--- config.mk ---
export PLATFORM = sky130hd
export DESIGN_NAME = my_chip
export DESIGN_NICKNAME = my_chip
export VERILOG_FILES = /design/flow/design.v
export SDC_FILE = /design/flow/constraint.sdc
export NUM_CORES = 4
export LEC_CHECK = 0
export ABC_AREA = 1
export CAP_MARGIN = 15
export CELL_PAD_IN_SITES_DETAIL_PLACEMENT = 0
export CORE_MARGIN = 2
export CORE_UTILIZATION = 72
export CTS_CLUSTER_SIZE = 72
export MAX_ROUTING_LAYER = met4
export PLACE_DENSITY_LB_ADDON = 0.03
export SETUP_SLACK_MARGIN = 0.83
export SLEW_MARGIN = 0
export TNS_END_PERCENT = 45
--- constraint.sdc ---
create_clock -name core_clock -period 4.18 [get_ports {clock}]
set_input_delay 0.8360 -clock core_clock [delete_from_list [all_inputs] [get_ports {clock}]]
set_output_delay 0.8360 -clock core_clock [all_outputs]
set_load 0.01 [all_outputs]
--- design.v ---
module ChipInterface #(parameter FRE = 25000000, parameter DEBOUNCE = FRE / 100) (
    input logic clock,
    input logic confirm,
    input logic clear,
    input logic algorithm_select_mode,
    input reset,
    input logic enter0, enter1,
    output logic [5:0] led
  );
  logic confirm_sync, clear_sync, enter0_sync, enter1_sync, algorithm_select_mode_sync;
  logic enter0_valid_press, enter1_valid_press, clear_valid_press, confirm_valid_press, algorithm_select_mode_valid_press;
  logic [11:0] password_current, password_next;
  logic [11:0] password_ref;
  logic [5:0] OTP;
  logic change_current, change_next;
  logic [31:0] cnt_current, cnt_next;
  logic [1:0] wrong_password_time_current, wrong_password_time_next;
  logic algorithm_selet_current, algorithm_selet_next;
  logic [2:0] algorithm_mode_current, algorithm_mode_next;
  password_generator password_generator_inst(
    .clock(clock),
    .reset(reset),  
    .algorithm_select(algorithm_mode_current),
    .OTP(OTP), 
    .password(password_ref));
  FF2_Synchronizer confirm_sync_ (
    .clock(clock),
    .button(confirm),
    .sync_button(confirm_sync)
  );
  FF2_Synchronizer clear_sync_ (
    .clock(clock),
    .button(clear),
    .sync_button(clear_sync)
  );
  FF2_Synchronizer enter0_sync_ (
    .clock(clock),
    .button(enter0),
    .sync_button(enter0_sync)
  );
  FF2_Synchronizer enter1_sync_ (
    .clock(clock),
    .button(enter1),
    .sync_button(enter1_sync)
  );
  FF2_Synchronizer algorithm_select_mode_sync_ (
    .clock(clock),
    .button(algorithm_select_mode),
    .sync_button(algorithm_select_mode_sync)
  );
  button_handler #(.COUNT_MAX(DEBOUNCE)) confirm_valid(.clock(clock), .reset(reset), .btn(confirm_sync), .valid_press(confirm_valid_press));
  button_handler #(.COUNT_MAX(DEBOUNCE)) clear_valid(.clock(clock), .reset(reset), .btn(clear_sync), .valid_press(clear_valid_press));
  button_handler #(.COUNT_MAX(DEBOUNCE)) enter0_valid(.clock(clock), .reset(reset), .btn(enter0_sync), .valid_press(enter0_valid_press));
  button_handler #(.COUNT_MAX(DEBOUNCE)) enter1_valid(.clock(clock), .reset(reset), .btn(enter1_sync), .valid_press(enter1_valid_press));
  button_handler #(.COUNT_MAX(DEBOUNCE)) algorithm_select_mode_valid(.clock(clock), .reset(reset), .btn(algorithm_select_mode_sync), .valid_press(algorithm_select_mode_valid_press));
  OTP_generator inst_OTP_generator(.clock(clock), .reset(reset), .change(change_current), .OTP(OTP));
  typedef enum logic [2:0] {IDLE = 3'b000, 
                            TIMEOUT = 3'b001, 
                            INPUT = 3'b010, 
                            VERIFY = 3'b011, 
                            PASS = 3'b100, 
                            FAIL = 3'b101, 
                            LOCK = 3'b110,
                            ALGO_SELECT = 3'b111} state_t;
  state_t current_state, next_state;
  always_ff @(posedge clock or posedge reset) begin 
    if(reset) begin
      current_state <= IDLE;
      password_current <= 0;
      change_current <= 0;
      wrong_password_time_current <= 0;
      algorithm_selet_current <= 0;
      algorithm_mode_current <= 0;
      cnt_current <= 0;
    end
    else begin
      current_state <= next_state;
      password_current <= password_next;
      change_current <= change_next;
      wrong_password_time_current <= wrong_password_time_next;
      algorithm_selet_current <= algorithm_selet_next;
      algorithm_mode_current <= algorithm_mode_next;
      cnt_current <= cnt_next;
    end
  end
  always_comb begin
    case(current_state)
      IDLE: begin
        wrong_password_time_next = wrong_password_time_current;
        algorithm_mode_next = algorithm_mode_current;
        if(cnt_current == 60 * FRE -1) begin
          next_state = TIMEOUT;
          password_next = 0;
          change_next = 1;
          algorithm_selet_next = 0;
          cnt_next = 0;
        end
        else if(algorithm_select_mode_valid_press) begin
            algorithm_selet_next = 1;
            next_state = INPUT;
            change_next = 0;
            password_next = 0;
            cnt_next = 0;
        end
        else if(enter0_valid_press)begin
           cnt_next = 0;
           next_state = INPUT;
           password_next = {password_current[10:0],1'b0};
           change_next = 0;
           algorithm_selet_next = 0;
        end 
        else if(enter1_valid_press)begin
           cnt_next = 0;
           next_state = INPUT;
           password_next = {password_current[10:0],1'b1};
           change_next = 0;
           algorithm_selet_next = 0;
        end 
        else begin
          cnt_next = cnt_current + 1;
          next_state = IDLE;
          password_next = 0;
          change_next = 0;
          algorithm_selet_next = 0;
        end
      end
      TIMEOUT: begin
        next_state = IDLE;
        wrong_password_time_next = wrong_password_time_current;
        cnt_next = cnt_current + 1;
        password_next = 0;
        change_next = 0;
        algorithm_selet_next = 0;
        algorithm_mode_next = algorithm_mode_current;
      end
      INPUT:begin
        wrong_password_time_next = wrong_password_time_current;
        cnt_next = 0;
        change_next = 0;
        algorithm_selet_next = algorithm_selet_current;
        algorithm_mode_next = algorithm_mode_current;
        if(confirm_valid_press) begin
           next_state = VERIFY;
           password_next = password_current;
        end
        else if(clear_valid_press) begin
           next_state = INPUT;
           password_next = 0;
        end
        else if(enter0_valid_press) begin
           next_state = INPUT;
           password_next = {password_current[10:0],1'b0};
        end 
        else if(enter1_valid_press)begin
           next_state = INPUT;
           password_next = {password_current[10:0],1'b1};
        end
        else begin
          next_state = INPUT;
          password_next = password_current;
        end
      end
      VERIFY: begin
        cnt_next = 0;
        password_next = 0;
        change_next = 0;
        algorithm_selet_next = algorithm_selet_current;
        algorithm_mode_next = algorithm_mode_current;
        if(password_current == password_ref) begin
            next_state = PASS;
            wrong_password_time_next = wrong_password_time_current;
        end
        else begin
            next_state = FAIL;
            wrong_password_time_next = wrong_password_time_current + 1;
        end
      end
      PASS: begin
        wrong_password_time_next = wrong_password_time_current;
        password_next = 0;
        algorithm_selet_next = algorithm_selet_current;
        algorithm_mode_next = algorithm_mode_current;
        if(cnt_current == 6 * FRE) begin
          if(algorithm_selet_current == 1) begin
              next_state = ALGO_SELECT;
              change_next = 0;
          end
          else begin
              next_state = IDLE;
              change_next = 1;
          end
          cnt_next = 0;
        end 
        else begin
          cnt_next = cnt_current + 1;
          next_state = PASS;
          change_next = 0;
        end
      end
      ALGO_SELECT : begin
        password_next = 0;
        cnt_next = 0;
        algorithm_selet_next = 0;
        wrong_password_time_next = wrong_password_time_current;
        if(confirm_valid_press) begin
           next_state = IDLE;
           algorithm_mode_next = algorithm_mode_current;
           change_next = 1;
        end
        else if(clear_valid_press) begin
           next_state = ALGO_SELECT;
           algorithm_mode_next = 0;
           change_next = 0;
        end
        else if(enter0_valid_press) begin
           next_state = ALGO_SELECT;
           algorithm_mode_next = {algorithm_mode_current[1:0],1'b0};
           change_next = 0;
        end 
        else if(enter1_valid_press)begin
           next_state = ALGO_SELECT;
           algorithm_mode_next = {algorithm_mode_current[1:0],1'b1};
           change_next = 0;
        end
        else begin
           next_state = ALGO_SELECT;
           algorithm_mode_next = algorithm_mode_current;
           change_next = 0;
        end
      end
      FAIL: begin
        algorithm_mode_next = algorithm_mode_current;
        wrong_password_time_next = wrong_password_time_current;
        password_next = 0;
        algorithm_selet_next = 0;
        if(cnt_current == 6 * FRE) begin
          change_next = 1;
          cnt_next = 0;
          next_state = LOCK;
        end 
        else begin
          cnt_next = cnt_current + 1;
          next_state = FAIL;
          change_next = 0;
        end
      end
      LOCK: begin
         algorithm_mode_next = algorithm_mode_current;
         cnt_next = cnt_current + 1;
         wrong_password_time_next = wrong_password_time_current;
         password_next = 0;
         algorithm_selet_next = 0;
         if(wrong_password_time_current == 1) begin
            if(cnt_current == 15 * FRE) begin
              next_state = IDLE;
              change_next = 1;
              cnt_next = 0;
            end
            else begin
              next_state = LOCK;
              change_next = 0;
            end
         end
         else if (wrong_password_time_current == 2) begin
            if(cnt_current == 30 * FRE) begin
              next_state = IDLE;
              change_next = 1;
              cnt_next = 0;
            end
            else begin
               next_state = LOCK;
              change_next = 0;
            end 
         end
         else begin
            if(cnt_current == 60 * FRE) begin
                 next_state = IDLE;
                 change_next = 1;
                 cnt_next = 0;
            end
            else begin
              next_state = LOCK;
              change_next = 0;
            end
         end
      end
    endcase
  end
  always_ff @(posedge clock or posedge reset) begin
    if(reset) led <= 6'b0;
    else if(current_state == PASS) led <= 6'b111111;
    else if(current_state == ALGO_SELECT) begin
        led <= {4'b0, algorithm_mode_current};
    end
    else if(current_state == FAIL) begin
    if ((cnt_current >= FRE*1 && cnt_current < FRE*2) || 
        (cnt_current >= FRE*3 && cnt_current < FRE*4) || 
        (cnt_current >= FRE*5 && cnt_current < FRE*6))
        led <= 6'b0; 
    else
        led <= 6'b111111; 
    end
    else if(current_state == LOCK) led <= 6'b101010;
    else led <= OTP;
  end
endmodule
module password_generator(
    input logic clock,
    input logic reset,  
    input logic [2:0] algorithm_select,
    input logic [5:0] OTP,
    output logic [11:0] password
);
  always_ff @(posedge clock or posedge reset) begin
      if(reset) begin
          password <= 0;
      end
      else begin
        case(algorithm_select)
            3'd0: password <= OTP * 2 + 1;                    
            3'd1: password <= (OTP << 2) ^ 12'hA3; 
            3'd2: password <= (OTP * 3) + (OTP >> 1);         
            3'd3: password <= ~(OTP * 5) & 12'hFFF;           
            3'd4: password <= (OTP * OTP) % 4096;             
            3'd5: password <= ((OTP << 3) - OTP) ^ 12'h3C3;   
            3'd6: password <= {OTP[2:0], OTP[5:3]} + 12'h55A; 
            3'd7: password <= (OTP * 9) & 12'hFFF;            
        endcase
      end
  end
endmodule
module OTP_generator(
    input logic clock,
    input logic change,
    input reset,
    output logic [5:0] OTP 
);
    logic [5:0] lfsr;
    always_ff @(posedge clock or posedge reset) begin
        if (reset)
            lfsr <= 6'b101101;  
        else if (change)
            lfsr <= {lfsr[4:0], lfsr[5] ^ lfsr[3]};
    end
    assign OTP = lfsr;
endmodule
module button_handler (
    input  logic clock,        
    input  logic reset,
    input  logic btn,         
    output logic valid_press  
);
    parameter COUNT_MAX = 250_000;
    logic btn_pre;
    logic [$clog2(COUNT_MAX):0] count;
    logic armed;
    always_ff @(posedge clock or posedge reset) begin
        if (reset)
            btn_pre <= 0;
        else
            btn_pre <= btn;
    end
    always_ff @(posedge clock or posedge reset) begin
        if (reset) begin
            count <= 0;
            valid_press <= 0;
            armed <= 1;
        end else begin
            valid_press <= 0;  
            if (btn && btn_pre) begin  
                if (armed) begin
                    if (count < COUNT_MAX - 1) begin
                        count <= count + 1;
                    end else begin
                        valid_press <= 1;  
                        armed <= 0;        
                        count <= 0;
                    end
                end
            end else begin
                count <= 0;
                if (!btn) 
                    armed <= 1; 
            end
        end
    end
endmodule
module FF2_Synchronizer(
  input logic clock,
  input logic button,
  output logic sync_button
);
  logic [1:0] button_dff;
  always_ff @(posedge clock) begin
    button_dff[0] <= button;
    button_dff[1] <= button_dff[0];
  end
  assign sync_button = button_dff[1];
endmodule
`default_nettype none
module my_chip (
    input logic [11:0] io_in,  
    output logic [11:0] io_out,  
    input logic clock,
    input logic reset  
);
    ChipInterface #(.FRE(25000)) chipInterface_inst(
        .clock(clock),
        .confirm(io_in[0]),
        .clear(io_in[1]),
        .algorithm_select_mode(io_in[2]),
        .reset(reset),
        .enter0(io_in[3]), 
        .enter1(io_in[4]),
        .led(io_out[5:0])
    );
    assign io_out[11:6] = 6'b0;
endmodule
--- run.sh ---
#!/bin/bash
# the make line also repeats each setting of config.mk as NAME=value (left out here)
make -C /OpenROAD-flow-scripts/flow DESIGN_CONFIG=/design/flow/config.mk WORK_HOME=/design/flow/orfs CLKGATE_MAP_FILE= finish
==> job_summary.md, run 1 <==
### Metrics collected by this job

| Metric | Value |
|---|---|
| Fmax | `0.2739 GHz` |
| Comb pwr share | `1.8%` |
| Final setup violating endpoints | `0` |
| Worst EP required | `4.48 ns` |
| Buf+Inv Stages, Crit Path | `2` |
| Startpoint Class | `flop` |
| H-tree levels | `4` |
| CTS Root Cell | `clkbuf_16` |
| Synth Flop Type | `dfrtp_1` |
| Via count | `9,606` |
| NumNets Final | `1,462` |
| Total net switching power | `0.7880 mW` |
| Dpl ws | `0.4362 ns` |
| Total track usage | `36.04%` |
| Leakage power | `5.446 nW` |
| FFs w/ async S/R, synth | `93.46%` |
| CTS max path bufs | `2` |
| Reg2reg start | `chipInterface_inst.inst_OTP_generator.lfsr[5]$_DFFE_PP1P_` |
| Vias in the first global route | `8,721` |
| Post-synthesis cell area | `10,240 sq um` |
| Run status | `timing/DRC/antenna clean` |
| Skew-Pair Late Insertion Delay | `0.43 ns` |
| Hold slack | `0.3286 ns` |
| Relative slew slack | `36.03%` |
| FP Core Util | `73.77%` |
| Hold WC Path Type | `reg -> reg` |
| Worst Slack Setup Final | `0.5284 ns` |
| Mux area share | `0%` |
| Fin. max-slew vios | `0` |
| Slowest library cell on the worst path | `fa_1` |
| CP startpoint | `chipInterface_inst.inst_OTP_generator.lfsr[5]$_DFFE_PP1P_` |
| Worst Skew | `0.01034 ns` |
| Rows | `43` |
| Ant diodes | `0` |
| Sink Count | `153` |
| Post-layout min period | `3.652 ns` |
| Hold EP | `chipInterface_inst.enter1_sync_.button_dff[1]$_DFF_P_` |
| Chip Area, Yosys | `10,240 sq um` |
| CP Cell Sequence | `nand2_1 -> fa_2 -> fa_1 -> inv_2 -> fa_1 -> ha_4 -> nand2_2 -> nand2_1 -> nand2_1 -> nand2_2 -> nand2_2 -> a31oi_2 -> buf_4 -> o21ai_1 -> nand3_1` |
| CP Capture Type | `flop` |
| Min-Delay Path Depth | `0` |
| Worst path max stage delay | `0.59 ns` |
| XOR/XNOR Fraction of Synth Area | `4.790%` |
| Switching fraction of total power | `24.92%` |
| Reg2Reg Setup Slack | `0.53 ns` |
| Area leader, netlist | `dfrtp_1` |
| Number of flops mapped to enable cells by yosys | `0` |
| Arr. time, crit path | `3.95 ns` |
| DP HPWL | `18,060 microns` |
| Seq share, synth | `37.02%` |
| Die Y | `123.3 microns` |
| DRT Pass-1 Iters | `10` |
| Total gr overflow | `0` |
| # port buffers | `12` |
| Largest net degree at the start of global routing | `59` |
| Top Consumer | `clock` |
| Synth top area cells | `dfrtp_1 (33%), nand2_1 (9.9%), ha_1 (7.5%)` |
| Clock power frac | `50.7%` |
| GPL Wtd Cong | `0.9778` |
| Worst R2R Path Depth | `15` |
| Syn_area_per_cell | `7.630 sq um` |
| Synth cell types | `54` |
| Critical path type | `reg -> reg` |
| YS warnings | `5` |
| Part of the power in registers | `47.4%` |
| Setup TNS | `0 ns` |
| Hold Fails Final Rpt | `0` |
| #FFs+latches synth | `153` |
| Simple-Gate Area Share | `27.35%` |
| Cycle use final | `87.36%` |
| Synth logic family | `simple AND/OR/NAND/NOR gates` |
| OpenROAD warning count | `58` |
| Post-DR wirelength/cell | `17.22 microns` |
| Worst Hold Launch | `chipInterface_inst.enter1_sync_.button_dff[0]$_DFF_P_` |
| Ao+oa area frac | `11.49%` |
| CP delay by family, top | `adder cells` |
| Via density | `6.142` |
| Detail Route Antenna Nets | `0` |
| IO Pins | `26` |
| CP Max Fanout | `3` |
| Cell count in the Yosys report | `1,342` |
| P_clk | `1.60 mW` |
| First-pass GRT wire length | `41,550 microns` |
| Num CTS Buffers | `17` |
| Fa+ha+maj area frac | `10.58%` |
| Area Growth Syn to Fin | `11.30%` |
| CP Depth | `15` |
| Gate Count Post-Synth | `1,342` |
| Initial antenna violation count | `0` |
| Core footprint | `13,880 sq um` |
| Clock slew at reported path FFs | `0.07 ns` |
| CTS tree | `built` |
| Actual slew at the worst max-slew pin | `0.9575 ns` |
| Comb. pwr | `0.0577 mW` |
| PD cells | `277.4 nW/um^2` |
| Final Util | `82.11%` |
| Peak supply drop | `0.5761 mV` |
| Sequential power | `1.50 mW` |
| RSZ-0062 raised after global routing | `true` |
| Max-cap viol count | `0` |
| Synth top cells by count | `nand2_1 (269), inv_1 (186), nor2_1 (149)` |
| Die X | `123.3 microns` |
| DRC viols | `0` |
| Power Total | `3.162 mW` |
| DIE AREA | `15,190 sq um` |
| Total routed wirelength | `26,930 microns` |
| Initial detailed-routing violation count | `1,233` |
| Pint | `2.374 mW` |
| Top cell area share | `32.50%` |
| Synth top cell by count | `nand2_1` |
## metrics by stage
stage	cell area (sq um)	instances
after floorplan	10260	1347
after global placement	10530	1521
after detailed placement	10530	1521
after CTS	11270	1560
after global routing	11400	1564
final	11400	1564
## area by class of cell
cell class | count | area [sq um]
Timing Repair Buffer | 33 | 325.3
Multi-Input combinational cell | 971 | 5693
Clock buffer | 17 | 425.4
Sequential cell | 153 | 3791
Inverter | 195 | 739.5
Fill cell | 886 | 2484
Clock inverter | 15 | 197.7
Tap cell | 180 | 225.2
## routing by layer
metal / track usage (%) / share of wire, %
met5: - / 0
met4: 11.86 / 3.9
met3: 7.149 / 9.1
met2: 54.67 / 46
met1: 48.98 / 41
## what timing repair did
item | in CTS | in global routing
pin swaps | 13 | 14
hold buffers | 0 | 0
setup endpoints to repair | 7 | 7
setup buffers | 7 | 4
gates resized | 16 | 23
==> run 2, diff against run 1 <==
ABC_AREA = 0   (was 1)
CAP_MARGIN = 20   (was 15)
CORE_ASPECT_RATIO = 0.91   (was not set)
CORE_UTILIZATION = 57   (was 72)
CTS_CLUSTER_SIZE = not set   (was 72)
SETUP_SLACK_MARGIN = -0.13   (was 0.83)
SLEW_MARGIN = 20   (was 0)
clock period = 7.27 ns   (was 4.18 ns; I/O delays follow)
==> job_summary.md, run 2 <==
### Metrics collected by this job

| Metric | Value |
|---|---|
| Post-DR wirelength/cell | `16.14 microns` |
| FFs w/ async S/R, synth | `93.46%` |
| Gate Count Post-Synth | `1,025` |
| Comb pwr share | `1.9%` |
| Die X | `139.6 microns` |
| Via count | `7,357` |
| Flop area | `3791 sq um` |
| Fin. max-slew vios | `0` |
| H-tree levels | `4` |
| CTS tree | `built` |
| Seq share, synth | `39.78%` |
| Hold Fails Final Rpt | `0` |
| Comb gate area | `5303 sq um` |
| Min-Delay Path Depth | `0` |
| Synth cell types | `76` |
| Vias in the first global route | `7,049` |
| DRC viols | `0` |
| Initial detailed-routing violation count | `507` |
| Worst path max stage delay | `0.86 ns` |
| Inst Count DP | `1,210` |
| YS warnings | `5` |
| Total net switching power | `0.3985 mW` |
| Chip Area, Yosys | `9530 sq um` |
| Fa+ha+maj area frac | `11.37%` |
| Comb. pwr | `0.0338 mW` |
| Hold WC Path Type | `reg -> reg` |
| Area Growth Syn to Fin | `8.429%` |
| Final setup violating endpoints | `0` |
| Leakage power | `4.766 nW` |
| DP HPWL | `13,830 microns` |
| Placed inst area | `9712 sq um` |
| # port buffers | `12` |
| First-pass GRT wire length | `34,690 microns` |
| Top cell area share | `34.92%` |
| Ao+oa area frac | `17.15%` |
| CTS Root Cell | `clkbuf_16` |
| Synth top cells by count | `dfrtp_1 (133), o21ai_0 (93), nor2_1 (92)` |
| XOR/XNOR Fraction of Synth Area | `6.249%` |
| Ant diodes | `0` |
| Fmax | `0.2138 GHz` |
| Top Consumer | `clock` |
| Slowest library cell on the worst path | `dfrtp_1` |
| GPL Wtd Cong | `0.9200` |
| FP Core Util | `57.57%` |
| IO Pins | `26` |
| Rows | `45` |
| Synth logic family | `simple AND/OR/NAND/NOR gates` |
| Worst R2R Path Depth | `13` |
| Clock slew at reported path FFs | `0.06 ns` |
| Post-synthesis cell area | `9530 sq um` |
| P_clk | `0.926 mW` |
| Reg2Reg Setup Slack | `2.59 ns` |
| Sequential power | `0.864 mW` |
| CTS max path bufs | `2` |
| Final Util | `62.43%` |
| Area leader, netlist | `dfrtp_1` |
| Setup bufs post-CTS | `0` |
| Core footprint | `16,550 sq um` |
| Worst Skew | `0.01389 ns` |
| DIE AREA | `17,770 sq um` |
| Worst EP required | `7.55 ns` |
| Reg2reg start | `chipInterface_inst.inst_OTP_generator.lfsr[4]$_DFFE_PP0P_` |
| Total track usage | `24.58%` |
| PD cells | `176.5 nW/um^2` |
| Die Y | `127.4 microns` |
| NumNets Final | `1,109` |
| Startpoint Class | `flop` |
| Cycle use final | `64.35%` |
| CP Cell Sequence | `clkinv_1 -> nor2_1 -> ha_1 -> inv_1 -> fa_1 -> inv_1 -> fa_1 -> ha_1 -> a21o_1 -> a21oi_1 -> xnor2_1 -> o21ai_0 -> or4_1` |
| RSZ-0062 raised after global routing | `false` |
| #FFs+latches synth | `153` |
| Mux area share | `0.6433%` |
| CP delay by family, top | `adder cells` |
| Buf+Inv Stages, Crit Path | `3` |
| Arr. time, crit path | `4.95 ns` |
| Total routed wirelength | `20,040 microns` |
| Initial antenna violation count | `0` |
| Cell count in the Yosys report | `1,025` |
| Clock power frac | `50.8%` |
| Run status | `timing/DRC/antenna clean` |
| Worst Slack Setup Final | `2.592 ns` |
| CP Capture Type | `flop` |
| Critical path type | `reg -> reg` |
| Dpl ws | `2.655 ns` |
| Synth top area cells | `dfrtp_1 (35%), ha_1 (8.0%), o21ai_0 (4.9%)` |
| Skew-Pair Late Insertion Delay | `0.43 ns` |
| Largest net degree at the start of global routing | `78` |
| Post-route cell area | `10,330 sq um` |
| Power Total | `1.824 mW` |
| Hold Buf Count CTS | `0` |
| Num CTS Buffers | `17` |
| Max-cap viol count | `0` |
| Part of the power in registers | `47.3%` |
| Simple-Gate Area Share | `19.94%` |
| CP Depth | `13` |
| Cts repair resizes | `0` |
| Actual slew at the worst max-slew pin | `0.9843 ns` |
| Fill cell count | `1,430` |
| Worst Hold Launch | `chipInterface_inst.enter0_sync_.button_dff[0]$_DFF_P_` |
| Pint | `1.425 mW` |
| Syn_area_per_cell | `9.298 sq um` |
| Total gr overflow | `0` |
| Via density | `5.924` |
| CP Max Fanout | `16` |
| Relative slew slack | `33.98%` |
| Synth top cell by count | `dfrtp_1` |
| OpenROAD warning count | `55` |
| Layout Cells excl Fill | `1,242` |
| Detail Route Antenna Nets | `0` |
| Hold slack | `0.3274 ns` |
| Peak supply drop | `0.1908 mV` |
| DRT Pass-1 Iters | `5` |
| Number of flops mapped to enable cells by yosys | `0` |
| Sink Count | `153` |
| Synth Flop Type | `dfrtp_1` |
| Switching fraction of total power | `21.85%` |
| Post-layout min period | `4.678 ns` |
| Setup TNS | `0 ns` |
| Hold EP | `chipInterface_inst.enter0_sync_.button_dff[1]$_DFF_P_` |
| CP startpoint | `chipInterface_inst.inst_OTP_generator.lfsr[4]$_DFFE_PP0P_` |
[run 2: area by class of cell]
cell class	instances	area share [%]
Multi-Input combinational cell	775	51.31
Sequential cell	153	36.69
Clock buffer	18	4.250
Tap cell	211	2.555
Inverter	57	2.119
Clock inverter	14	1.768
Timing Repair Buffer	14	1.308
[run 2: metal layers]
metal | vias up | global-route usage (%) | wire length [microns]
li1 | 3629 | - | -
met1 | 3521 | 35.65 | 9947
met2 | 182 | 35.67 | 8786
met3 | 25 | 4.648 | 1019
met4 | 0 | 6.824 | 292
met5 | - | - | 0
==> run 3, diff against run 2 <==
ABC_AREA = 1   (was 0)
CELL_PAD_IN_SITES_DETAIL_PLACEMENT = not set   (was 0)
CORE_ASPECT_RATIO = not set   (was 0.91)
CORE_MARGIN = 3   (was 2)
CORE_UTILIZATION = 40   (was 57)
CTS_CLUSTER_SIZE = 25   (was not set)
HOLD_SLACK_MARGIN = 0.22   (was not set)
MAX_ROUTING_LAYER = met5   (was met4)
PLACE_DENSITY_LB_ADDON = not set   (was 0.03)
SETUP_SLACK_MARGIN = not set   (was -0.13)
SLEW_MARGIN = 25   (was 20)
TNS_END_PERCENT = not set   (was 45)
clock period = 10.0 ns   (was 7.27 ns; I/O delays follow)
==> job_summary.md, run 3 <==
### Metrics collected by this job

| Metric | Value |
|---|---|
| Simple-Gate Area Share | `27.35%` |
| Hold EP | `chipInterface_inst.enter1_sync_.button_dff[1]$_DFF_P_` |
| Setup TNS | `0 ns` |
| Total track usage | `18.65%` |
| Seq share, synth | `37.02%` |
| Synth top cell by count | `nand2_1` |
| Gate Count Post-Synth | `1,342` |
| Worst EP required | `10.32 ns` |
| Die Y | `166 microns` |
| Synth logic family | `simple AND/OR/NAND/NOR gates` |
| FFs w/ async S/R, synth | `93.46%` |
| Total gr overflow | `0` |
| IO Pins | `26` |
| Worst path max stage delay | `0.90 ns` |
| Via density | `5.188` |
| YS warnings | `5` |
| Total routed wirelength | `25,030 microns` |
| Clock slew at reported path FFs | `0.07 ns` |
| OpenROAD warning count | `55` |
| RSZ-0062 raised after global routing | `false` |
| #FFs+latches synth | `153` |
| Post-synthesis cell area | `10,240 sq um` |
| Part of the power in registers | `49.1%` |
| Num CTS Buffers | `17` |
| Run status | `timing/DRC/antenna clean` |
| Clock power frac | `49.2%` |
| Worst R2R Path Depth | `15` |
| DRT Pass-1 Iters | `5` |
| Fin. max-slew vios | `0` |
| CP Capture Type | `flop` |
| Detail Route Antenna Nets | `0` |
| Post-DR wirelength/cell | `14.81 microns` |
| GPL Wtd Cong | `0.9206` |
| Synth top area cells | `dfrtp_1 (33%), nand2_1 (9.9%), ha_1 (7.5%)` |
| Post-layout min period | `4.063 ns` |
| Comb. pwr | `0.0224 mW` |
| Synth Flop Type | `dfrtp_1` |
| Worst Hold Launch | `chipInterface_inst.enter1_sync_.button_dff[0]$_DFF_P_` |
| Critical path type | `reg -> reg` |
| Fmax | `0.2461 GHz` |
| FP Core Util | `41.38%` |
| Fa+ha+maj area frac | `10.58%` |
| Cts repair resizes | `0` |
| Total net switching power | `0.3164 mW` |
| Initial detailed-routing violation count | `537` |
| Switching fraction of total power | `24.78%` |
| Leakage power | `5.331 nW` |
| PD cells | `113.7 nW/um^2` |
| Placed inst area | `10,650 sq um` |
| DIE AREA | `27,560 sq um` |
| CTS tree | `built` |
| Pint | `0.9605 mW` |
| Worst Skew | `0.01152 ns` |
| NumNets Final | `1,444` |
| Sink Count | `153` |
| Top Consumer | `clock` |
| Startpoint Class | `flop` |
| Top cell area share | `32.50%` |
| Vias in the first global route | `8,483` |
| Chip Area, Yosys | `10,240 sq um` |
| Slowest library cell on the worst path | `dfstp_2` |
| Syn_area_per_cell | `7.630 sq um` |
| Cycle use final | `40.63%` |
| Mux area share | `0%` |
| Reg2Reg Setup Slack | `5.94 ns` |
| CTS Root Cell | `clkbuf_16` |
| Peak supply drop | `0.1095 mV` |
| Die X | `166 microns` |
| First-pass GRT wire length | `42,890 microns` |
| CP Cell Sequence | `ha_1 -> inv_1 -> fa_1 -> fa_1 -> inv_1 -> fa_1 -> ha_1 -> nand3_1 -> nand2_1 -> o21ai_0 -> nand4_1 -> nor2_1 -> nand3_1 -> nand2_1 -> inv_1` |
| Hold Fails Final Rpt | `0` |
| Buf+Inv Stages, Crit Path | `3` |
| Reg2reg start | `chipInterface_inst.inst_OTP_generator.lfsr[2]$_DFFE_PP1P_` |
| Via count | `8,768` |
| Final setup violating endpoints | `0` |
| Power Total | `1.277 mW` |
| Worst Slack Setup Final | `5.937 ns` |
| Area leader, netlist | `dfrtp_1` |
| Post-route cell area | `11,230 sq um` |
| Number of flops mapped to enable cells by yosys | `0` |
| CP Depth | `15` |
| CP delay by family, top | `adder cells` |
| Max-cap viol count | `0` |
| CP Max Fanout | `21` |
| Synth top cells by count | `nand2_1 (269), inv_1 (186), nor2_1 (149)` |
| Actual slew at the worst max-slew pin | `0.9353 ns` |
| Comb pwr share | `1.8%` |
| Sequential power | `0.627 mW` |
| # port buffers | `12` |
| Hold Buf Count CTS | `0` |
| DRC viols | `0` |
| Largest net degree at the start of global routing | `79` |
| CTS max path bufs | `2` |
| Skew-Pair Late Insertion Delay | `0.43 ns` |
| Core footprint | `24,750 sq um` |
| Ao+oa area frac | `11.49%` |
| Synth cell types | `54` |
| Min-Delay Path Depth | `0` |
| Cell count in the Yosys report | `1,342` |
| Hold slack | `0.3292 ns` |
| Initial antenna violation count | `0` |
| Hold WC Path Type | `reg -> reg` |
| Ant diodes | `0` |
| CP startpoint | `chipInterface_inst.inst_OTP_generator.lfsr[2]$_DFFE_PP1P_` |
| Dpl ws | `5.910 ns` |
| P_clk | `0.628 mW` |
| H-tree levels | `4` |
| Arr. time, crit path | `4.39 ns` |
| XOR/XNOR Fraction of Synth Area | `4.790%` |
| Relative slew slack | `37.17%` |
| Setup bufs post-CTS | `0` |
| Rows | `57` |
| DP HPWL | `18,470 microns` |
| Area Growth Syn to Fin | `9.665%` |
-- run 3: cell type report --
| class | instances | area (sq um) |
|---|---|---|
| fillers | 2507 | 13520 |
| multi-input cells | 971 | 5573 |
| flip-flops and latches | 153 | 3791 |
| inverters | 195 | 737.0 |
| clock buffers | 17 | 425.4 |
| well taps | 324 | 405.4 |
| clock inverters | 15 | 151.4 |
| repair buffers | 15 | 146.4 |
-- run 3: metal layers --
layer  global-route usage (%)  share of wire [%]
met1                    27.89                 51
met2                    27.97                 43
met3                    2.761                3.9
met4                    5.642                1.8
met5                        0                  0
-- run 3: through the flow --
step	utilization (%)	cells
floorplan	-	1347
global placement	43.03	1658
detailed placement	43.03	1658
finish	45.38	1690
CTS	45.36	1690
global route	45.38	1690
==> run 4, diff against run 3 <==
ABC_AREA = 0   (was 1)
CELL_PAD_IN_SITES_DETAIL_PLACEMENT = 0   (was not set)
CORE_ASPECT_RATIO = 0.91   (was not set)
CORE_MARGIN = 2   (was 3)
CORE_UTILIZATION = 58   (was 40)
CTS_CLUSTER_DIAMETER = 51   (was not set)
CTS_CLUSTER_SIZE = not set   (was 25)
HOLD_SLACK_MARGIN = not set   (was 0.22)
MAX_ROUTING_LAYER = met4   (was met5)
PLACE_DENSITY = 0.51   (was not set)
SETUP_SLACK_MARGIN = 1.28   (was not set)
SLEW_MARGIN = 20   (was 25)
TNS_END_PERCENT = 5   (was not set)
clock period = 4.59 ns   (was 10.0 ns; I/O delays follow)
==> job_summary.md, run 4 <==
### Metrics collected by this job

| Metric | Value |
|---|---|
| YS warnings | `5` |
| DRC viols | `0` |
| CP startpoint | `chipInterface_inst.inst_OTP_generator.lfsr[3]$_DFFE_PP1P_` |
| Final setup violating endpoints | `0` |
| Cycle use final | `79.69%` |
| Setup TNS | `0 ns` |
| OpenROAD warning count | `60` |
| IO Pins | `26` |
| Total net switching power | `0.6414 mW` |
| Relative slew slack | `33.99%` |
| Simple-Gate Area Share | `19.94%` |
| FP Core Util | `59.49%` |
| Worst Skew | `0.008507 ns` |
| Fill cell count | `1,306` |
| Critical path type | `reg -> reg` |
| Min-Delay Path Depth | `0` |
| Gate Count Post-Synth | `1,025` |
| Buf+Inv Stages, Crit Path | `2` |
| Via density | `5.905` |
| Area leader, netlist | `dfrtp_1` |
| Hold Buf Count CTS | `0` |
| Fmax | `0.2734 GHz` |
| Pint | `2.189 mW` |
| CP delay by family, top | `adder cells` |
| Initial detailed-routing violation count | `612` |
| Fin. max-slew vios | `0` |
| Total track usage | `25.66%` |
| Startpoint Class | `flop` |
| Die X | `138.4 microns` |
| Arr. time, crit path | `3.94 ns` |
| Cell count in the Yosys report | `1,025` |
| CP Max Fanout | `3` |
| Ao+oa area frac | `17.15%` |
| Synth top cells by count | `dfrtp_1 (133), o21ai_0 (93), nor2_1 (92)` |
| Area Growth Syn to Fin | `9.689%` |
| CP Cell Sequence | `ha_1 -> inv_1 -> fa_2 -> fa_1 -> inv_1 -> fa_1 -> ha_4 -> a21o_1 -> a21oi_2 -> xnor2_1 -> o21ai_0 -> or4_1` |
| Max-cap viol count | `0` |
| Peak supply drop | `0.3206 mV` |
| DP HPWL | `14,390 microns` |
| Dpl ws | `0.7054 ns` |
| Synth top cell by count | `dfrtp_1` |
| Setup bufs post-CTS | `0` |
| Core footprint | `16,020 sq um` |
| RSZ-0062 raised after global routing | `true` |
| Hold Fails Final Rpt | `0` |
| Clock power frac | `49.7%` |
| Actual slew at the worst max-slew pin | `0.9843 ns` |
| Via count | `7,387` |
| Num CTS Buffers | `17` |
| CTS max path bufs | `2` |
| Total routed wirelength | `20,430 microns` |
| Top Consumer | `clock` |
| Part of the power in registers | `48.3%` |
| Post-synthesis cell area | `9530 sq um` |
| H-tree levels | `4` |
| Post-layout min period | `3.658 ns` |
| Slowest library cell on the worst path | `dfstp_2` |
| Rows | `44` |
| Number of flops mapped to enable cells by yosys | `0` |
| Chip Area, Yosys | `9530 sq um` |
| Total gr overflow | `0` |
| Worst Hold Launch | `chipInterface_inst.enter0_sync_.button_dff[0]$_DFF_P_` |
| CTS tree | `built` |
| CP Depth | `12` |
| Run status | `timing/DRC/antenna clean` |
| Worst R2R Path Depth | `12` |
| Die Y | `126.3 microns` |
| Skew-Pair Late Insertion Delay | `0.43 ns` |
| Largest net degree at the start of global routing | `66` |
| Detail Route Antenna Nets | `0` |
| CP Capture Type | `flop` |
| Hold WC Path Type | `reg -> reg` |
| GPL Wtd Cong | `0.9045` |
| Worst Slack Setup Final | `0.9324 ns` |
| Comb. pwr | `0.0563 mW` |
| DIE AREA | `17,470 sq um` |
| XOR/XNOR Fraction of Synth Area | `6.249%` |
| Synth logic family | `simple AND/OR/NAND/NOR gates` |
| Comb pwr share | `2.0%` |
| Post-DR wirelength/cell | `16.33 microns` |
| Reg2reg start | `chipInterface_inst.inst_OTP_generator.lfsr[3]$_DFFE_PP1P_` |
| Fa+ha+maj area frac | `11.37%` |
| PD cells | `270.8 nW/um^2` |
| Switching fraction of total power | `22.66%` |
| Hold EP | `chipInterface_inst.enter0_sync_.button_dff[1]$_DFF_P_` |
| Mux area share | `0.6433%` |
| Seq share, synth | `39.78%` |
| Initial antenna violation count | `0` |
| Reg2Reg Setup Slack | `0.93 ns` |
| Vias in the first global route | `7,071` |
| FFs w/ async S/R, synth | `93.46%` |
| # port buffers | `12` |
| #FFs+latches synth | `153` |
| Worst EP required | `4.88 ns` |
| Clock slew at reported path FFs | `0.07 ns` |
| Synth Flop Type | `dfrtp_1` |
| Sequential power | `1.37 mW` |
| Leakage power | `4.815 nW` |
| First-pass GRT wire length | `35,400 microns` |
| Sink Count | `153` |
| Syn_area_per_cell | `9.298 sq um` |
| Top cell area share | `34.92%` |
| P_clk | `1.41 mW` |
| CTS Root Cell | `clkbuf_16` |
| Ant diodes | `0` |
| NumNets Final | `1,122` |
| Synth cell types | `76` |
| DRT Pass-1 Iters | `5` |
| Worst path max stage delay | `0.55 ns` |
| Synth top area cells | `dfrtp_1 (35%), ha_1 (8.0%), o21ai_0 (4.9%)` |
## run 4: metal layers
layer  wire (microns)  up-vias  part of all wire [%]  track usage (%)
met5                0        -                     0                -
met4              172        0                  0.84            5.942
met2             9127      164                    45            38.44
met1            10220     3551                    50            37.11
met3              909       21                   4.4            4.068
li1                 -     3651                     -                -
## run 4: final cells by class
cell class              instances  area (sq um)  share of cell area, %
clock buffers                  18         429.2                  4.105
inverters                      57         217.7                  2.083
multi-input cells             775          5329                  50.98
well taps                     207         259.0                  2.478
flip-flops and latches        153          3791                  36.27
clock inverters                14         158.9                  1.520
repair buffers                 27         269.0                  2.573
## run 4: through the flow
step	instances	util (%)	hold slack [ns]	area [sq um]	total power, mW
finish	1251	65.25	0.3259	10450	2.831
global route	1251	65.25	0.3306	10450	2.919
CTS	1251	65.10	0.3290	10430	2.861
detailed placement	1219	61.27	0.3143	9816	1.451
global placement	1219	61.27	0.3105	9816	1.450
floorplan	1030	-	0.3096	9553	1.433
## run 4: what timing repair did
action | CTS | global route
resized | 5 | 8
setup endpoints to repair | 7 | 7
pin swaps | 6 | 2
==> run 5, diff against run 4 <==
ABC_AREA = 1   (was 0)
CORE_ASPECT_RATIO = not set   (was 0.91)
CORE_UTILIZATION = 72   (was 58)
CTS_CLUSTER_DIAMETER = 397   (was 51)
CTS_CLUSTER_SIZE = 50   (was not set)
PLACE_DENSITY = not set   (was 0.51)
PLACE_DENSITY_LB_ADDON = 0.23   (was not set)
SETUP_SLACK_MARGIN = not set   (was 1.28)
SLEW_MARGIN = 0   (was 20)
TNS_END_PERCENT = 100   (was 5)
clock period = 2.5 ns   (was 4.59 ns; I/O delays follow)
==> job_summary.md, run 5 <==
### Metrics collected by this job

| Metric | Value |
|---|---|
| Actual slew at the worst max-slew pin | `0.9707 ns` |
| Hold Fails Final Rpt | `0` |
| Sink Count | `153` |
| #FFs+latches synth | `153` |
| Max-cap viol count | `0` |
| Total net switching power | `1.244 mW` |
| Cycle use final | `146.6%` |
| CP most frequent cell | `nand2_2` |
| Fmax | `0.2728 GHz` |
| Fa+ha+maj area frac | `10.58%` |
| Area Growth Syn to Fin | `14.57%` |
| Comb. pwr | `0.103 mW` |
| Clock slew at reported path FFs | `0.06 ns` |
| Hold Buf Count CTS | `0` |
| H-tree levels | `4` |
| FFs w/ async S/R, synth | `93.46%` |
| Via density | `6.118` |
| Buf+Inv Stages, Crit Path | `3` |
| DRC viols | `0` |
| Worst Skew | `0.009350 ns` |
| Worst path max stage delay | `0.63 ns` |
| Top Consumer | `clock` |
| CP Max Fanout | `3` |
| Fill cell count | `832` |
| Worst EP required | `2.81 ns` |
| GPL Wtd Cong | `1.048` |
| Die Y | `123.3 microns` |
| Synth cell types | `54` |
| Switching fraction of total power | `23.38%` |
| CP Capture Type | `flop` |
| P_clk | `2.71 mW` |
| Total track usage | `41.53%` |
| Dpl ws | `-1.187 ns` |
| Total gr overflow | `0` |
| Initial detailed-routing violation count | `1,388` |
| Num CTS Buffers | `17` |
| Synth Flop Type | `dfrtp_1` |
| Ao+oa area frac | `11.49%` |
| First-pass GRT wire length | `47,220 microns` |
| Peak supply drop | `0.6270 mV` |
| Sequential power | `2.51 mW` |
| Worst Slack Setup Final | `-1.166 ns` |
| Run status | `failed layout checks` |
| Cell count in the Yosys report | `1,342` |
| Relative slew slack | `34.79%` |
| CP Depth | `17` |
| PD cells | `453.7 nW/um^2` |
| Hold WC Path Type | `reg -> reg` |
| CP Cell Sequence | `ha_4 -> inv_2 -> fa_2 -> fa_1 -> inv_2 -> fa_1 -> ha_4 -> nand2_2 -> nand2_1 -> nand2_1 -> nand2_2 -> buf_6 -> nand2_2 -> nand2_2 -> a21oi_2 -> o21ai_1 -> nand3_1` |
| Startpoint Class | `flop` |
| Synth top area cells | `dfrtp_1 (33%), nand2_1 (9.9%), ha_1 (7.5%)` |
| DP HPWL | `20,030 microns` |
| CTS tree | `built` |
| YS warnings | `5` |
| FP Core Util | `73.77%` |
| Reg2Reg Setup Slack | `-1.17 ns` |
| Via count | `9,863` |
| Part of the power in registers | `47.1%` |
| Final Util | `84.51%` |
| Chip Area, Yosys | `10,240 sq um` |
| CP startpoint | `chipInterface_inst.inst_OTP_generator.lfsr[2]$_DFFE_PP1P_` |
| CP delay by family, top | `adder cells` |
| Core footprint | `13,880 sq um` |
| Failed Checks | `setup timing` |
| DRT Pass-1 Iters | `8` |
| Number of flops mapped to enable cells by yosys | `0` |
| Rows | `43` |
| Simple-Gate Area Share | `27.35%` |
| Reg2reg start | `chipInterface_inst.inst_OTP_generator.lfsr[2]$_DFFE_PP1P_` |
| Initial antenna violation count | `0` |
| Gate Count Post-Synth | `1,342` |
| OpenROAD warning count | `58` |
| Fin. max-slew vios | `0` |
| NumNets Final | `1,510` |
| CTS max path bufs | `2` |
| Placed inst area | `11,000 sq um` |
| Die X | `123.3 microns` |
| Worst R2R Path Depth | `17` |
| Slowest library cell on the worst path | `dfstp_4` |
| Comb pwr share | `1.9%` |
| Vias in the first global route | `9,593` |
| Leakage power | `5.701 nW` |
| Synth top cells by count | `nand2_1 (269), inv_1 (186), nor2_1 (149)` |
| Power Total | `5.322 mW` |
| RSZ-0062 raised after global routing | `true` |
| Post-synthesis cell area | `10,240 sq um` |
| Arr. time, crit path | `3.97 ns` |
| Mux area share | `0%` |
| Synth logic family | `simple AND/OR/NAND/NOR gates` |
| Largest net degree at the start of global routing | `60` |
| Pint | `4.078 mW` |
| Top cell area share | `32.50%` |
| IO Pins | `26` |
| Synth top cell by count | `nand2_1` |
| Detail Route Antenna Nets | `0` |
| Min-Delay Path Depth | `0` |
| Area leader, netlist | `dfrtp_1` |
| Post-route cell area | `11,730 sq um` |
| Ant diodes | `0` |
| Syn_area_per_cell | `7.630 sq um` |
| Total routed wirelength | `29,110 microns` |
| Skew-Pair Late Insertion Delay | `0.44 ns` |
| Final setup violating endpoints | `10` |
| Post-layout min period | `3.666 ns` |
| Critical path type | `reg -> reg` |
| # port buffers | `12` |
| Post-DR wirelength/cell | `18.06 microns` |
| XOR/XNOR Fraction of Synth Area | `4.790%` |
| Clock power frac | `50.9%` |
| CTS Root Cell | `clkbuf_16` |
| Seq share, synth | `37.02%` |
| DIE AREA | `15,190 sq um` |
-- run 5: cell type report --
class / count / area (sq um) / area share, %
timing repair buffer: 81 / 686.9 / 5.855
inverter: 195 / 735.7 / 6.271
multi-input combinational: 971 / 5682 / 48.43
clock buffer: 19 / 452.9 / 3.861
tap: 180 / 225.2 / 1.920
sequential: 153 / 3795 / 32.35
clock inverter: 13 / 153.9 / 1.312
-- run 5: routing by layer --
| layer | share of wire (%) | GRT usage, % | vias to the layer above |
|---|---|---|---|
| li1 | - | - | 4561 |
| met1 | 40 | 54.37 | 4570 |
| met2 | 46 | 61.68 | 595 |
| met3 | 9.9 | 10.65 | 137 |
| met4 | 4.1 | 17.54 | 0 |
| met5 | 0 | - | - |
-- run 5: through the flow --
step / instances / setup TNS, ns / hold WS [ns]
2_1_floorplan: 1347 / -6.387 / 0.3096
3_3_place_gp: 1578 / -6.744 / 0.3103
3_5_place_dp: 1578 / -7.676 / 0.3150
4_1_cts: 1611 / -8.055 / 0.3300
5_1_grt: 1612 / -9.027 / 0.3334
6_report: 1612 / -8.071 / 0.3286
-- run 5: timing repair --
action                                  in CTS  in global routing
endpoints found under the setup margin      10                 10
hold endpoints to repair                     0                  0
resized                                     15                  9
pin swaps                                    8                 14
setup buffers                                1                  1
==> run 6, diff against run 5 <==
ABC_AREA = 0   (was 1)
CORE_ASPECT_RATIO = 0.91   (was not set)
CORE_UTILIZATION = 46   (was 72)
CTS_CLUSTER_DIAMETER = not set   (was 397)
CTS_CLUSTER_SIZE = not set   (was 50)
PLACE_DENSITY_LB_ADDON = 0.03   (was 0.23)
SETUP_SLACK_MARGIN = 1.28   (was not set)
SLEW_MARGIN = 20   (was 0)
TNS_END_PERCENT = 45   (was 100)
clock period = 4.73 ns   (was 2.5 ns; I/O delays follow)
==> job_summary.md, run 6 <==
### Metrics collected by this job

| Metric | Value |
|---|---|
| CP most frequent cell | `fa_1` |
| Reg2Reg Setup Slack | `1.03 ns` |
| Total routed wirelength | `21,500 microns` |
| IO Pins | `26` |
| DP HPWL | `14,470 microns` |
| Fa+ha+maj area frac | `11.37%` |
| #FFs+latches synth | `153` |
| Top Consumer | `clock` |
| Syn_area_per_cell | `9.298 sq um` |
| Max-cap viol count | `0` |
| Setup TNS | `0 ns` |
| Arr. time, crit path | `3.98 ns` |
| OpenROAD warning count | `60` |
| Synth cell types | `76` |
| Worst EP required | `5.01 ns` |
| Sink Count | `153` |
| Startpoint Class | `flop` |
| Rows | `50` |
| Area Growth Syn to Fin | `11.20%` |
| FP Core Util | `46.59%` |
| Wire length on met2 | `9295 microns` |
| Hold Buf Count CTS | `0` |
| Actual slew at the worst max-slew pin | `0.8616 ns` |
| Area leader, netlist | `dfrtp_1` |
| CP startpoint | `chipInterface_inst.inst_OTP_generator.lfsr[0]$_DFFE_PP1P_` |
| Top cell area share | `34.92%` |
| Post-synthesis cell area | `9530 sq um` |
| Num CTS Buffers | `17` |
| Layout Cells excl Fill | `1,307` |
| Total gr overflow | `0` |
| H-tree levels | `4` |
| Final setup violating endpoints | `0` |
| Worst Hold Launch | `chipInterface_inst.enter0_sync_.button_dff[0]$_DFF_P_` |
| Simple-Gate Area Share | `19.94%` |
| Synth Flop Type | `dfrtp_1` |
| Worst R2R Path Depth | `11` |
| Ao+oa area frac | `17.15%` |
| Hold WC Path Type | `reg -> reg` |
| RSZ-0062 raised after global routing | `true` |
| DR top layer | `met4` |
| Worst path max stage delay | `0.66 ns` |
| Reg2reg start | `chipInterface_inst.inst_OTP_generator.lfsr[0]$_DFFE_PP1P_` |
| Total track usage | `21.28%` |
| Run status | `timing/DRC/antenna clean` |
| FFs w/ async S/R, synth | `93.46%` |
| Critical path type | `reg -> reg` |
| # port buffers | `12` |
| Die Y | `141.3 microns` |
| Initial detailed-routing violation count | `423` |
| Comb pwr share | `1.9%` |
| Synth logic family | `simple AND/OR/NAND/NOR gates` |
| DRT Pass-1 Iters | `5` |
| Leakage power | `4.848 nW` |
| Vias in the first global route | `7,072` |
| Peak supply drop | `0.2584 mV` |
| Initial antenna violation count | `0` |
| PD cells | `263.0 nW/um^2` |
| CP Cell Sequence | `nand2_4 -> fa_2 -> fa_1 -> inv_1 -> fa_1 -> ha_4 -> a21o_1 -> a21oi_4 -> xnor2_1 -> o21ai_0 -> or4_1` |
| Die X | `154.9 microns` |
| Number of flops mapped to enable cells by yosys | `0` |
| Cycle use final | `78.21%` |
| Comb. pwr | `0.0538 mW` |
| Ant diodes | `0` |
| Total net switching power | `0.6431 mW` |
| Switching fraction of total power | `23.08%` |
| Detail Route Antenna Nets | `0` |
| CP delay by family, top | `adder cells` |
| Mux area share | `0.6433%` |
| DRC viols | `0` |
| Seq share, synth | `39.78%` |
| XOR/XNOR Fraction of Synth Area | `6.249%` |
| Via count | `7,290` |
| Gate Count Post-Synth | `1,025` |
| CTS Root Cell | `clkbuf_16` |
| Slowest library cell on the worst path | `dfstp_4` |
| Skew-Pair Late Insertion Delay | `0.42 ns` |
| Sequential power | `1.33 mW` |
| CTS max path bufs | `2` |
| Chip Area, Yosys | `9530 sq um` |
| DRT met1 WL | `11,380 microns` |
| Via density | `5.578` |
| Synth top cell by count | `dfrtp_1` |
| Relative slew slack | `42.56%` |
| CP Depth | `11` |
| First-pass GRT wire length | `36,520 microns` |
| Hold Fails Final Rpt | `0` |
| Power Total | `2.787 mW` |
| CTS tree | `built` |
| Worst Skew | `0.01148 ns` |
| DIE AREA | `21,890 sq um` |
| Post-DR wirelength/cell | `16.45 microns` |
| Inst Count DP | `1,269` |
| Cell count in the Yosys report | `1,025` |
| Hold EP | `chipInterface_inst.enter0_sync_.button_dff[1]$_DFF_P_` |
| Buf+Inv Stages, Crit Path | `1` |
| YS warnings | `5` |
| CP Capture Type | `flop` |
| Part of the power in registers | `47.6%` |
| Clock power frac | `50.5%` |
| P_clk | `1.41 mW` |
| WL met3 | `650 microns` |
| Core footprint | `20,460 sq um` |
| Largest net degree at the start of global routing | `144` |
| Pint | `2.144 mW` |
| Min-Delay Path Depth | `0` |
| Synth top area cells | `dfrtp_1 (35%), ha_1 (8.0%), o21ai_0 (4.9%)` |
| NumNets Final | `1,125` |
| CP Max Fanout | `4` |
| Fmax | `0.2703 GHz` |
| Clock slew at reported path FFs | `0.07 ns` |
| Fin. max-slew vios | `0` |
| Synth top cells by count | `dfrtp_1 (133), o21ai_0 (93), nor2_1 (92)` |
| Post-layout min period | `3.699 ns` |
| GPL Wtd Cong | `0.8687` |
-- run 6: metal layers --
| layer | vias to the layer above | track usage (%) |
|---|---|---|
| met5 | - | - |
| met4 | 0 | 5.897 |
| met3 | 13 | 2.963 |
| met2 | 98 | 30.48 |
| met1 | 3536 | 31.58 |
| li1 | 3643 | - |
-- run 6: final cells by class --
type	instances	area, sq um
Fill cell	1918	9859
Multi-Input combinational cell	775	5373
Sequential cell	153	3795
Clock buffer	20	446.7
Tap cell	260	325.3
Timing Repair Buffer	30	282.8
Inverter	57	221.5
Clock inverter	12	153.9
-- run 6: what timing repair did --
action / 4_1_cts / 5_1_grt
setup endpoints to repair: 7 / 7
setup buffers: 3 / 3
pin swaps: 7 / 3
resized: 8 / 17
-- run 6: through the flow --
stage	cell area, sq um	hold slack [ns]	util (%)	setup slack [ns]
after CTS	10520	0.3295	51.42	1.008
after floorplan	9553	0.3096	-	0.7576
after global routing	10600	0.3375	51.80	0.8627
after global placement	9854	0.3101	48.17	0.5293
final	10600	0.3281	51.80	1.031
after detailed placement	9854	0.3121	48.17	0.5421
==> run 7, diff against run 6 <==
CELL_PAD_IN_SITES_DETAIL_PLACEMENT = not set   (was 0)
CORE_ASPECT_RATIO = not set   (was 0.91)
CORE_UTILIZATION = 37   (was 46)
GPL_TIMING_DRIVEN = 0   (was not set)
MIN_ROUTING_LAYER = met1   (was not set)
PLACE_DENSITY_LB_ADDON = not set   (was 0.03)
SETUP_SLACK_MARGIN = -0.43   (was 1.28)
TNS_END_PERCENT = not set   (was 45)
clock period = 4.61 ns   (was 4.73 ns; I/O delays follow)
==> job_summary.md, run 7 <==
### Metrics collected by this job

| Metric | Value |
|---|---|
| Synth top area cells | `dfrtp_1 (35%), ha_1 (8.0%), o21ai_0 (4.9%)` |
| CP startpoint | `chipInterface_inst.inst_OTP_generator.lfsr[4]$_DFFE_PP0P_` |
| CTS tree | `built` |
| CP Max Fanout | `16` |
| Worst R2R Path Depth | `13` |
| Worst Skew | `0.01099 ns` |
| Peak supply drop | `0.2240 mV` |
| Fin. max-slew vios | `0` |
| DRT met1 WL | `10,440 microns` |
| Hold EP | `chipInterface_inst.clear_sync_.button_dff[1]$_DFF_P_` |
| Synth top cell by count | `dfrtp_1` |
| Top cell area share | `34.92%` |
| Reg2Reg Setup Slack | `-0.11 ns` |
| DR top layer | `met4` |
| IO Pins | `26` |
| Mux area share | `0.6433%` |
| Leakage power | `4.873 nW` |
| Largest net degree at the start of global routing | `103` |
| Fa+ha+maj area frac | `11.37%` |
| Initial detailed-routing violation count | `488` |
| Placed inst area | `10,120 sq um` |
| Post-layout min period | `4.717 ns` |
| Syn_area_per_cell | `9.298 sq um` |
| Vias in the first global route | `7,356` |
| Worst EP required | `4.89 ns` |
| Power Total | `2.792 mW` |
| Area leader, netlist | `dfrtp_1` |
| Fill cell count | `2,494` |
| Ao+oa area frac | `17.15%` |
| Number of flops mapped to enable cells by yosys | `0` |
| Total track usage | `17.51%` |
| Initial antenna violation count | `0` |
| Via count | `7,514` |
| Worst Hold Launch | `chipInterface_inst.clear_sync_.button_dff[0]$_DFF_P_` |
| Min-Delay Path Depth | `0` |
| Synth Flop Type | `dfrtp_1` |
| Rows | `58` |
| Worst Slack Setup Final | `-0.1067 ns` |
| Post-route cell area | `10,700 sq um` |
| DRC viols | `0` |
| DP HPWL | `15,480 microns` |
| Final setup violating endpoints | `5` |
| YS warnings | `5` |
| Die X | `164.5 microns` |
| PD cells | `261.1 nW/um^2` |
| Clock power frac | `49.1%` |
| Pint | `2.171 mW` |
| Cell count in the Yosys report | `1,025` |
| Wire length on met2 | `10,030 microns` |
| GPL Wtd Cong | `0.9330` |
| OpenROAD warning count | `57` |
| WL met3 | `965 microns` |
| Comb. pwr | `0.0602 mW` |
| Slowest library cell on the worst path | `dfrtp_1` |
| # port buffers | `12` |
| Num CTS Buffers | `17` |
| CP Depth | `13` |
| Relative slew slack | `38.95%` |
| H-tree levels | `4` |
| Fmax | `0.2120 GHz` |
| Cts repair resizes | `0` |
| Startpoint Class | `flop` |
| Skew-Pair Late Insertion Delay | `0.43 ns` |
| Synth top cells by count | `dfrtp_1 (133), o21ai_0 (93), nor2_1 (92)` |
| Chip Area, Yosys | `9530 sq um` |
| Failed Checks | `setup timing` |
| #FFs+latches synth | `153` |
| CP Cell Sequence | `clkinv_1 -> nor2_1 -> ha_1 -> inv_1 -> fa_1 -> inv_1 -> fa_1 -> ha_1 -> a21o_1 -> a21oi_1 -> xnor2_1 -> o21ai_0 -> or4_1` |
| DRT Pass-1 Iters | `9` |
| Post-DR wirelength/cell | `15.49 microns` |
| Comb gate area | `5298 sq um` |
| XOR/XNOR Fraction of Synth Area | `6.249%` |
| Comb pwr share | `2.2%` |
| Cycle use final | `102.3%` |
| Setup bufs post-CTS | `0` |
| Buf+Inv Stages, Crit Path | `3` |
| Run status | `failed layout checks` |
| Worst path max stage delay | `0.88 ns` |
| Synth logic family | `simple AND/OR/NAND/NOR gates` |
| Switching fraction of total power | `22.26%` |
| Clock slew at reported path FFs | `0.07 ns` |
| Total gr overflow | `0` |
| Actual slew at the worst max-slew pin | `0.9082 ns` |
| Detail Route Antenna Nets | `0` |
| Hold WC Path Type | `reg -> reg` |
| CP Capture Type | `flop` |
| First-pass GRT wire length | `36,980 microns` |
| Layout Cells excl Fill | `1,405` |
| Final Util | `42.35%` |
| Core footprint | `25,250 sq um` |
| Sink Count | `153` |
| Flop area | `3791 sq um` |
| Reg2reg start | `chipInterface_inst.inst_OTP_generator.lfsr[4]$_DFFE_PP0P_` |
| Inst Count DP | `1,373` |
| Post-synthesis cell area | `9530 sq um` |
| NumNets Final | `1,153` |
| Max-cap viol count | `0` |
| CP delay by family, top | `adder cells` |
| Part of the power in registers | `48.8%` |
| Total routed wirelength | `21,760 microns` |
| Hold Fails Final Rpt | `0` |
| Hold Buf Count CTS | `0` |
| FFs w/ async S/R, synth | `93.46%` |
| Gate Count Post-Synth | `1,025` |
| Total net switching power | `0.6216 mW` |
| FP Core Util | `37.74%` |
| Critical path type | `reg -> reg` |
| P_clk | `1.37 mW` |
| Synth cell types | `76` |
| CTS max path bufs | `2` |
| DIE AREA | `27,060 sq um` |
| Ant diodes | `0` |
| Top Consumer | `clock` |
| Simple-Gate Area Share | `19.94%` |
| CTS Root Cell | `clkbuf_16` |
| Area Growth Syn to Fin | `12.22%` |
| Via density | `5.348` |
| Sequential power | `1.36 mW` |
| Seq share, synth | `39.78%` |
| Arr. time, crit path | `5.00 ns` |
| Die Y | `164.5 microns` |
run 7: layer usage:
layer  GRT usage (%)  vias to the layer above
met5               -                        -
met4           5.217                        0
met3           3.114                       27
met2           26.95                      164
met1           23.66                     3614
li1                -                     3709
run 7: stage by stage:
stage	hold slack, ns	TNS, ns	setup slack, ns
floorplan	0.3096	-17.74	-0.1334
CTS	0.3287	-0.3861	-0.1219
global placement	0.3115	-296.63	-2.200
detailed placement	0.3121	-0.3068	-0.1069
global route	0.3369	-1.839	-0.3972
finish	0.3272	-0.3406	-0.1067
run 7: layout make-up:
type | instances | share of cell area (%)
Sequential cell | 153 | 35.45
Clock buffer | 18 | 4.013
Timing Repair Buffer | 13 | 1.380
Buffer | 45 | 2.305
Inverter | 57 | 2.071
Multi-Input combinational cell | 775 | 49.53
Tap cell | 330 | 3.861
Clock inverter | 14 | 1.392
==> run 8, diff against run 7 <==
ABC_AREA = 1   (was 0)
CELL_PAD_IN_SITES_DETAIL_PLACEMENT = 0   (was not set)
CELL_PAD_IN_SITES_GLOBAL_PLACEMENT = 1   (was not set)
CORE_UTILIZATION = 36   (was 37)
CTS_CLUSTER_DIAMETER = 398   (was not set)
CTS_CLUSTER_SIZE = 99   (was not set)
GPL_TIMING_DRIVEN = not set   (was 0)
MIN_ROUTING_LAYER = not set   (was met1)
PLACE_DENSITY_LB_ADDON = 0.3   (was not set)
SETUP_SLACK_MARGIN = -0.13   (was -0.43)
TNS_END_PERCENT = 45   (was not set)
clock period = 4.73 ns   (was 4.61 ns; I/O delays follow)
==> job_summary.md, run 8 <==
### Metrics collected by this job

| Metric | Value |
|---|---|
| Hold Fails Final Rpt | `0` |
| Placed inst area | `10,770 sq um` |
| Final setup violating endpoints | `0` |
| Die X | `172.7 microns` |
| First-pass GRT wire length | `43,870 microns` |
| Setup TNS | `0 ns` |
| Slowest library cell on the worst path | `dfstp_2` |
| Inst Count DP | `1,717` |
| DRT Pass-1 Iters | `7` |
| Mux area share | `0%` |
| CP Cell Sequence | `nand2_1 -> fa_1 -> fa_1 -> inv_1 -> fa_1 -> ha_1 -> or2_2 -> nand3_1 -> nand4_1 -> a31oi_1 -> a31oi_1` |
| Largest net degree at the start of global routing | `97` |
| Post-DR wirelength/cell | `14.79 microns` |
| # port buffers | `12` |
| Critical path type | `reg -> reg` |
| Total net switching power | `0.6642 mW` |
| Top Consumer | `clock` |
| Hold WC Path Type | `reg -> reg` |
| Number of flops mapped to enable cells by yosys | `0` |
| Core footprint | `27,860 sq um` |
| Cell count in the Yosys report | `1,342` |
| Flop area | `3791 sq um` |
| FFs w/ async S/R, synth | `93.46%` |
| Actual slew at the worst max-slew pin | `0.9201 ns` |
| Worst EP required | `5.05 ns` |
| NumNets Final | `1,449` |
| Power Total | `2.802 mW` |
| CP delay by family, top | `adder cells` |
| Fin. max-slew vios | `0` |
| Rows | `61` |
| Buf+Inv Stages, Crit Path | `1` |
| Syn_area_per_cell | `7.630 sq um` |
| Top cell area share | `32.50%` |
| CTS Root Cell | `clkbuf_16` |
| IO Pins | `26` |
| Initial antenna violation count | `0` |
| Layout Cells excl Fill | `1,749` |
| Total track usage | `18.67%` |
| Relative slew slack | `38.10%` |
| Via count | `8,604` |
| Sink Count | `153` |
| Pint | `2.138 mW` |
| Max-cap viol count | `0` |
| Grt met3 use | `3.430%` |
| Worst R2R Path Depth | `11` |
| Fill cell count | `2,899` |
| P_clk | `1.43 mW` |
| CP most frequent cell | `fa_1` |
| Setup bufs post-CTS | `0` |
| Busiest layer in global routing | `met2` |
| XOR/XNOR Fraction of Synth Area | `4.790%` |
| #FFs+latches synth | `153` |
| Startpoint Class | `flop` |
| Met1 Usage GRT | `26.47%` |
| Synth cell types | `54` |
| CP Depth | `11` |
| Worst Skew | `0.01108 ns` |
| Post-layout min period | `3.855 ns` |
| Detail Route Antenna Nets | `0` |
| GR Util met2 | `27.84%` |
| Cts repair resizes | `0` |
| Reg2reg start | `chipInterface_inst.inst_OTP_generator.lfsr[0]$_DFFE_PP1P_` |
| CP startpoint | `chipInterface_inst.inst_OTP_generator.lfsr[0]$_DFFE_PP1P_` |
| Synth top cells by count | `nand2_1 (269), inv_1 (186), nor2_1 (149)` |
| Clock slew at reported path FFs | `0.07 ns` |
| Vias in the first global route | `8,354` |
| Post-route cell area | `11,370 sq um` |
| DIE AREA | `29,810 sq um` |
| Sequential power | `1.33 mW` |
| Fa+ha+maj area frac | `10.58%` |
| Num CTS Buffers | `17` |
| Hold Buf Count CTS | `0` |
| Synth top area cells | `dfrtp_1 (33%), nand2_1 (9.9%), ha_1 (7.5%)` |
| OpenROAD warning count | `55` |
| Synth top cell by count | `nand2_1` |
| Reg2Reg Setup Slack | `0.87 ns` |
| Ant diodes | `0` |
| Peak supply drop | `0.2362 mV` |
| Initial detailed-routing violation count | `675` |
| DP HPWL | `19,290 microns` |
| Final Util | `40.81%` |
| Worst path max stage delay | `0.80 ns` |
| Total routed wirelength | `25,870 microns` |
| CTS tree | `built` |
| Die Y | `172.7 microns` |
| Synth logic family | `simple AND/OR/NAND/NOR gates` |
| Clock power frac | `50.9%` |
| CTS max path bufs | `2` |
| Comb gate area | `5573 sq um` |
| Post-synthesis cell area | `10,240 sq um` |
| Area leader, netlist | `dfrtp_1` |
| Chip Area, Yosys | `10,240 sq um` |
| Area Growth Syn to Fin | `11.02%` |
| Gate Count Post-Synth | `1,342` |
| Comb. pwr | `0.0497 mW` |
| DRC viols | `0` |
| FP Core Util | `36.76%` |
| Part of the power in registers | `47.3%` |
| YS warnings | `5` |
| PD cells | `246.5 nW/um^2` |
| Ao+oa area frac | `11.49%` |
| GPL Wtd Cong | `0.8555` |
| Simple-Gate Area Share | `27.35%` |
| Comb pwr share | `1.8%` |
| Cycle use final | `81.50%` |
| Via density | `4.919` |
| Synth Flop Type | `dfrtp_1` |
| Switching fraction of total power | `23.71%` |
| CP Capture Type | `flop` |
| Arr. time, crit path | `4.17 ns` |
| Seq share, synth | `37.02%` |
| Min-Delay Path Depth | `0` |
| Leakage power | `5.369 nW` |
| Skew-Pair Late Insertion Delay | `0.44 ns` |
| Run status | `timing/DRC/antenna clean` |
| CP Max Fanout | `15` |
| H-tree levels | `4` |
| Total gr overflow | `0` |
| RSZ-0062 raised after global routing | `false` |
| Fmax | `0.2594 GHz` |
[run 8: routing by layer]
metal,wire length (microns),part of all wire (%)
met1,13350,52
met4,281,1.1
met5,0,0
met2,11410,44
met3,834,3.2
[run 8: through the flow]
stage               hold WS [ns]  setup WS (ns)
floorplan                 0.3096       -0.03738
global placement          0.3119         0.9214
detailed placement        0.3121         0.9060
CTS                       0.3287         0.8664
global route              0.3351         0.6662
finish                    0.3287         0.8749
[run 8: layout make-up]
| type | instances | area share [%] |
|---|---|---|
| timing repair buffer | 20 | 1.695 |
| sequential | 153 | 33.35 |
| tap | 378 | 4.160 |
| multi-input combinational | 971 | 49.02 |
| clock buffer | 19 | 3.896 |
| clock inverter | 13 | 1.398 |
| inverter | 195 | 6.483 |
No activity file was given, so power comes from the tool's default toggle rates.
